Design ALU, start of the top module:
module ALU #(parameter w = 8) (
    clk, rst, CE, IN_valid, MODE, CMD, OPA, OPB, Cin,
    ERR, RES, OF, COUT, G, L, E);
    input clk;
    input rst;
    input CE;
    input [1:0] IN_valid;
    input MODE;
    input [3:0] CMD;
    input [w-1:0] OPA;
    input [w-1:0] OPB;
    input Cin;
    output reg ERR;
    output reg OF;
    output reg COUT;
    output reg G;
    output reg L;
    output reg E;
    output reg [2*w:0] RES;
reg [1:0] IN_valid_t;
reg [3:0] CMD_t;
reg MODE_t, Cin_t;
reg [w-1:0] OPA_t, OPB_t;
reg ERR_t, OF_t, COUT_t, G_t, L_t, E_t;
reg [2*w:0] RES_t, RES_m;
reg signed [w-1:0] sOPA, sOPB;
reg signed [2*w:0] sRES;
reg [$clog2(w)-1:0] shift_amount;
always @(posedge clk or posedge rst) begin  
    if(rst) begin
        OPA_t <= 0;
        OPB_t <= 0;
        Cin_t <= 0;
        IN_valid_t <= 0;
        MODE_t <= 0;
        CMD_t <= 0; end
     else if(CE) begin
        OPA_t <= OPA;
        OPB_t <= OPB;
        Cin_t <= Cin;
        IN_valid_t <= IN_valid;
        MODE_t <= MODE;
        CMD_t <= CMD; end   
end
always @(*) begin
    ERR_t = 0;    
    sOPA = 0;
    sOPB = 0;
    sRES = 0;
    shift_amount = 0;
    OF_t = 0;
    COUT_t = 0;
    G_t = 0;
    L_t = 0;
    E_t = 0;
    RES_t = 0;
    if(MODE_t) begin
        case(CMD_t)
            4'b0000: begin 
                        if(IN_valid_t == 2'b11) begin
                            RES_t = OPA_t + OPB_t;
                            COUT_t = RES_t[w]; end
                        else ERR_t = 1; end
            4'b0001: begin 
                        if(IN_valid_t == 2'b11) begin
                            RES_t = OPA_t - OPB_t;
                            OF_t = (OPA_t < OPB_t) ? 1 : 0; end
                        else ERR_t = 1; end
            4'b0010: begin 
                        if(IN_valid_t == 2'b11) begin
                            RES_t = OPA_t + OPB_t + Cin_t;
                            COUT_t = RES_t[w]; end
                        else ERR_t = 1; end
            4'b0011: begin 
  ...
Settings: LEC_CHECK=0, CAP_MARGIN=25, CELL_PAD_IN_SITES_DETAIL_PLACEMENT=0, CORE_MARGIN=2, CORE_UTILIZATION=66, SETUP_SLACK_MARGIN=-0.12, SLEW_MARGIN=20; clock period 5.23 ns.
run.sh (not shown) runs the stock make flow with config.mk's settings and CLKGATE_MAP_FILE=.
The baseline ran to the end with violations: setup timing.
Rerun with:
==> flow/config.mk (replaced) <==
export PLATFORM = sky130hd
export DESIGN_NAME = ALU
export DESIGN_NICKNAME = ALU
export VERILOG_FILES = /design/flow/design.v
export SDC_FILE = /design/flow/constraint.sdc
export NUM_CORES = 4
export LEC_CHECK = 0
export CAP_MARGIN = 20
export CORE_MARGIN = 2
export CORE_UTILIZATION = 8
export SLEW_MARGIN = 20
==> flow/constraint.sdc (replaced) <==
create_clock -name core_clock -period 8.14 [get_ports {clk}]
set_input_delay 1.6280 -clock core_clock [delete_from_list [all_inputs] [get_ports {clk}]]
set_output_delay 1.6280 -clock core_clock [all_outputs]
set_load 0.01 [all_outputs]
What happened:
- The new run produced a clean layout
- cell count came out higher by 82%
- routed wire length went up by 0.81%
- utilization drops by 73 points
- non-clock buffer count went down by 133
- setup slack is better by 1400 ps
- clock-buffer cell count went up by 1
- die size went up to 7.9 times its value
Rerun with:
--- a/flow/config.mk
+++ b/flow/config.mk
@@ -9,3 +9,5 @@
 export CORE_MARGIN = 2
-export CORE_UTILIZATION = 8
+export CORE_UTILIZATION = 69
+export CTS_CLUSTER_DIAMETER = 36
+export SETUP_SLACK_MARGIN = -0.29
 export SLEW_MARGIN = 20
==> flow/constraint.sdc (replaced) <==
create_clock -name core_clock -period 4.85 [get_ports {clk}]
set_input_delay 0.9700 -clock core_clock [delete_from_list [all_inputs] [get_ports {clk}]]
set_output_delay 0.9700 -clock core_clock [all_outputs]
set_load 0.01 [all_outputs]
Outcome: This time the run finished but failed the layout checks on setup timing; global-route usage rose by 46 points; routed wire length is higher slightly; design area falls by a few percent; flip-flop count stays the same; first-iteration DRC count climbs by well over a third; clock-buffer cell count stays the same; total power rises by well over a third; sequential share of layout area went up by 0.30 points; worst setup slack degrades by 1700 ps; fmax went up by a quarter to a third; via count increases by about a fifth.
Rerun with:
--- a/flow/config.mk
+++ b/flow/config.mk
@@ -9,5 +9,3 @@
 export CORE_MARGIN = 2
-export CORE_UTILIZATION = 69
-export CTS_CLUSTER_DIAMETER = 36
-export SETUP_SLACK_MARGIN = -0.29
+export CORE_UTILIZATION = 40
 export SLEW_MARGIN = 20
==> flow/constraint.sdc (replaced) <==
create_clock -name core_clock -period 6.0 [get_ports {clk}]
set_input_delay 1.2000 -clock core_clock [delete_from_list [all_inputs] [get_ports {clk}]]
set_output_delay 1.2000 -clock core_clock [all_outputs]
set_load 0.01 [all_outputs]
Outcome:
- The changed run passed the timing, design-rule and antenna checks
- worst hold slack loses 10 ps
- via count falls by 15%
- design area went down by 7.8%
- total power goes down by 36%
- clock-buffer cell count does not change
- die area grows by 70%
- fmax went down by 2.5%
- register-to-register slack gets better by 1000 ps
- worst setup slack gains 1000 ps
- clock skew falls by 24 ps

========
== sierra ==
ALU again, from the RTL that the note above started with.
clock: 7.44 ns
lec_check: 0
cap_margin: 25
cell_pad_in_sites_detail_placement: 0
cell_pad_in_sites_global_placement: 2
core_aspect_ratio: 0.5
core_margin: 7
core_utilization: 44
cts_cluster_diameter: 389
cts_cluster_size: 98
place_density: 0.39
setup_slack_margin: -0.7
slew_margin: 20
tns_end_percent: 15
sierra: all stages complete, timing, DRC and antenna checks passed
#### Input delta (pepper over sierra)
- TNS_END_PERCENT no longer set, was 15
- CORE_ASPECT_RATIO no longer set, was 0.5
- CELL_PAD_IN_SITES_GLOBAL_PLACEMENT no longer set, was 2
- PLACE_DENSITY no longer set, was 0.39
- CORE_UTILIZATION now 56, was 44
- CTS_CLUSTER_SIZE no longer set, was 98
- SETUP_SLACK_MARGIN now 0.7, was -0.7
- CORE_MARGIN now 2, was 7
- CTS_CLUSTER_DIAMETER no longer set, was 389
- the clock period (ns, I/O delays scaled along) now 4.96, was 7.44
Results
Nothing crashed in pepper and all stages finished; the problem is that the final layout failed, the offending checks being negative setup slack.
pepper vs. sierra: proportion of total power due to net switching went down by 5.3 points.
Compared pepper vs sierra, and hold slack is up in pepper.
On fraction of the core area covered by cells at the end of the flow: pepper sits above sierra.
Global-route wire length before repair, pepper and sierra, higher one = sierra.
Changes observed in pepper relative to sierra: final-layout clock buffer total increased 2; final standard cell area without fillers increased 16%.
Power figures rest on the tool's default switching activity, not on a simulated workload.
